Setup of run A:
// main
module main #(
    parameter MAIN_DIV = 8,      
    parameter SCAN_DIV = 4       
)(
    input wire clk,
    input wire rst,    
    input wire btnC,   
    input wire btnL,   
    input wire btnR,   
    input wire [7:0] num1,   
    input wire [7:0] num2,   
    output wire [6:0] seg,            
    output wire [3:0] an,              
    output wire multiplicationFinished    
);
    wire dividedClock;   
    wire dividedTick;    
    clockDivider #(MAIN_DIV) clockDiv(
        .clk(clk),
        .rst(rst),
        .en(1'b1),
        .clk_out(dividedClock),
        .tick(dividedTick)
    );
    wire [7:0] num1Complement, num2Complement;
    wire [7:0] multiplier, multiplicand;
    wire [7:0] multiplicandShifted;
    wire [15:0] multiplierShifted;
    reg  [15:0] productReg;
    reg signReg;
    wire tempSign;
    wire [19:0] bcdOutput;
    wire [15:0] tempOutput;
    assign num1Complement = ~num1 + 1'b1;
    assign num2Complement = ~num2 + 1'b1;
    assign multiplier = (num1[7] == 1) ? num1Complement : num1;
    assign multiplicand = (num2[7] == 1) ? num2Complement : num2;
    wire enableDebounce, enableSync;
    debouncer debounceInst(
        .clk(clk),
        .ce(dividedTick),
        .rst(rst),
        .in(btnC),
        .out(enableDebounce)
    );
    synchronizer syncInst(
        .clk(clk),
        .ce(dividedTick),
        .rst(rst),
        .in(enableDebounce),
        .out(enableSync)
    );
  ...
==> flow/config.mk <==
export PLATFORM = sky130hd
export DESIGN_NAME = main
export DESIGN_NICKNAME = main
export VERILOG_FILES = /design/flow/design.v
export SDC_FILE = /design/flow/constraint.sdc
export NUM_CORES = 4
export LEC_CHECK = 0
export CAP_MARGIN = 0
export CORE_MARGIN = 2
export CORE_UTILIZATION = 72
export CTS_CLUSTER_DIAMETER = 371
export CTS_CLUSTER_SIZE = 31
export PLACE_DENSITY_LB_ADDON = 0.02
export SETUP_SLACK_MARGIN = 2.28
export SLEW_MARGIN = 20
==> flow/constraint.sdc <==
create_clock -name core_clock -period 7.92 [get_ports {clk}]
set_input_delay 1.5840 -clock core_clock [delete_from_list [all_inputs] [get_ports {clk}]]
set_output_delay 1.5840 -clock core_clock [all_outputs]
set_load 0.01 [all_outputs]
run.sh (not shown) runs the stock make flow with config.mk's settings and CLKGATE_MAP_FILE=.
What ended run A was a tool error in clock tree synthesis; the run never finished.
diff inputs: run A => run B
Settings: a change of CTS_CLUSTER_SIZE from 31 to 97; a change of CAP_MARGIN from 0 to 20; a change of CORE_UTILIZATION from 72 to 66; an added PLACE_DENSITY of 0.6; a deleted SETUP_SLACK_MARGIN that had been 2.28; an added ABC_AREA of 1; a deleted PLACE_DENSITY_LB_ADDON that had been 0.02; a deleted CTS_CLUSTER_DIAMETER that had been 371; a change of the clock period (ns, I/O delays scaled along) from 7.92 to 29.0.
Notes after the runs:
From run A to run B the numbers moved as follows: portion of the post-synthesis area used by sequential elements climbed 3.4 points; full die area saw a decrease; tally of unique sky130hd cells used after synthesis lower; weighted congestion reported at the end of routability-driven placement now smaller; average cell area after synthesis saw a decrease.
Between run A and run B, net count of the mapped netlist increased.
Run B ended with less area after synthesis than run A.
The flow did not stop early for run B: all stages ran, and the layout cleared the timing, design-rule and antenna checks.
Lower floorplan die width goes to run B over run A.
Changes in run C relative to run B:
Settings: swapping 66 for 57 in CORE_UTILIZATION; clearing CTS_CLUSTER_SIZE, which used to be 97; swapping 29.0 for 7.72 in the clock period (ns, I/O delays scaled along).
--- outcome ---
Final checks on run C, whose flow otherwise completed, came back failing, citing setup timing. Run C consumes more power than run B does. Taking run B as the reference, in run C combinational fraction of design power higher, post-synthesis instance area did not really move, count of non-CTS buffers in the layout +about 900%. Against run B, run C reports a switching share of power that is higher. Compared run B against run C; worst slack on hold paths within noise.
Input-level comparison between run D and run C:
Settings: setting CTS_CLUSTER_SIZE to 97 for the first time; changing CORE_UTILIZATION from 57 to 66; setting CTS_CLUSTER_DIAMETER to 251 for the first time; changing PLACE_DENSITY from 0.6 to 0.36; changing the clock period (ns, I/O delays scaled along) from 7.72 to 21.0.
Findings:
- To summarise run C: no stage aborted, but the layout did not pass its checks, failing on setup timing.
- Run D went all the way through synthesis, placement and routing and the layout is clean on timing, DRC and antenna.
- Run D packs its core looser than run C.
- Diff run C -> run D | cell area | down by more than 10%
- Detailed-routing wirelength on met1 (run D vs. run C) decreases by more than 10%
- On critical path depth, the higher figure sits with run C, not run D.
- Run D vs run C: growth of design area from synthesis to finish down
- Run D vs. run C: met3 global-route usage went up by 1.9 points.
- Data arrival time of the worst path in run D is 1.13 ns above run C.
- Against run C, run D reports a post-place instance area that is lower.
Power and IR drop assume default switching activity.
